## run A
==> flow/design.v (excerpt) <==
module TCAM_TOP (
        input                   CLK
       ,input                   RESET
       ,input                   SEARCH
       ,input                   SETTING
       ,input   [DATA_BITS-1:0] KEY
       ,input   [IDWID-1:0]     SETTING_ID
       ,input   [MASKWID-1:0]   SETTING_MASKID
       ,input   [IDWID-1:0]     SETTING_PRIORITY
       ,output  [IDWID-1:0]     RULEID
       ,output                  SETTING_COMPLETE
       ,output                  SEARCH_COMPLETE
       ,output                  MISMATCH
       ,input                     DDR3_AVL_INIT
       ,input   [SDRAM_DATA-1:0]  DDR3_AVL_READDATA
       ,input                     DDR3_AVL_WAITREQUEST
       ,input                     DDR3_AVL_READDATAVALID
       ,output                    DDR3_AVL_READ
       ,output                    DDR3_AVL_WRITE
       ,output  [SDRAM_ADDR-1:0]  DDR3_AVL_ADDRESS
       ,output  [SDRAM_DATA-1:0]  DDR3_AVL_WRITEDATA
       ,output                    DDR3_AVL_BURSTCOUNT
       ,output                    DDR3_AVL_INITCOMPLETE
	);
Size: ~6800 cells after synthesis, about 3200 flip-flops, roughly 740 I/O pins.
Settings: LEC_CHECK=0, CAP_MARGIN=20, CORE_MARGIN=2, CORE_UTILIZATION=72, CTS_CLUSTER_SIZE=70, PLACE_DENSITY_LB_ADDON=0.0, SETUP_SLACK_MARGIN=1.42, SLEW_MARGIN=20; clock period 5.35 ns.
run.sh (not shown) runs the stock make flow with config.mk's settings and CLKGATE_MAP_FILE=.
Run A finished every step from synthesis to the final layout, and the layout passed the timing, DRC and antenna checks.
Modified inputs, run B compared to run A
# run A
export LEC_CHECK = 0
export CAP_MARGIN = 20
export CORE_MARGIN = 2
export CORE_UTILIZATION = 72
export CTS_CLUSTER_SIZE = 70
export PLACE_DENSITY_LB_ADDON = 0.0
export SETUP_SLACK_MARGIN = 1.42
export SLEW_MARGIN = 20
create_clock -name core_clock -period 5.35 [get_ports {CLK}]
# run B
export LEC_CHECK = 0
export CAP_MARGIN = 20
export CORE_MARGIN = 2
export CORE_UTILIZATION = 58
export SLEW_MARGIN = 20
create_clock -name core_clock -period 9.77 [get_ports {CLK}]
[summary]
From run A to run B the numbers moved as follows: core utilization of the finished layout now smaller; antenna violation net count after detailed routing comparable; post-route fraction of the period consumed by the critical path now smaller; fraction of power consumed by combinational cells now smaller.
From run A to run B the numbers moved as follows: finished layout cell area went up by about 0.35%, clock share of power went up by 0.5 points.
Cell count is lower on run A
Run B did not stop at any stage, and its layout met the timing, DRC and antenna checks.
Taking run A as the reference, in run B count of clock-buffer cells in the layout increased 40, number of violations of the max-capacitance limit essentially unchanged.
Input-level comparison between run C and run B:
# run B
export LEC_CHECK = 0
export CAP_MARGIN = 20
export CORE_MARGIN = 2
export CORE_UTILIZATION = 58
export SLEW_MARGIN = 20
create_clock -name core_clock -period 9.77 [get_ports {CLK}]
# run C
export LEC_CHECK = 0
export CAP_MARGIN = 20
export CORE_MARGIN = 2
export CORE_UTILIZATION = 63
export SLEW_MARGIN = 20
create_clock -name core_clock -period 5.62 [get_ports {CLK}]
### Flow results
- Final critical-path share of the clock period: run C vs run B up 12 points
- Re detailed-route vias per instance: run B and run C aren't equal, and the higher value belongs to run C.
- Run C vs. run B: sequential power saw an increase; logic gate share of total power flat.
- Diff run B..run C | post-synth tally of flip-flops with integrated enable | unchanged
- In terms of aoi/oai-family share of the synthesized area, run C and run B differ only marginally.
- Summary of run C over run B: sequential share of layout area up 0.23 points; worst-case setup margin in the final layout down 2.45 ns; count of clock-buffer cells in the layout has decreased; final cell utilization of the core has increased.
Setup changes, run C to run D
# run C
export LEC_CHECK = 0
export CAP_MARGIN = 20
export CORE_MARGIN = 2
export CORE_UTILIZATION = 63
export SLEW_MARGIN = 20
create_clock -name core_clock -period 5.62 [get_ports {CLK}]
# run D
export LEC_CHECK = 0
export CAP_MARGIN = 20
export CORE_MARGIN = 2
export CORE_UTILIZATION = 38
export SLEW_MARGIN = 20
create_clock -name core_clock -period 14.1 [get_ports {CLK}]
--- outcome ---
- Delta (run D minus run C): non-clock buffer area fraction after layout now sits lower, net total in the final layout now sits at about the same level, worst relative slew slack now sits higher, number of ordinary and repair buffers in the finished layout now sits lower, core box area now sits higher.
- Comparing run C and run D, the lower die boundary width is on run C.
Power figures rest on the tool's default switching activity, not on a simulated workload.
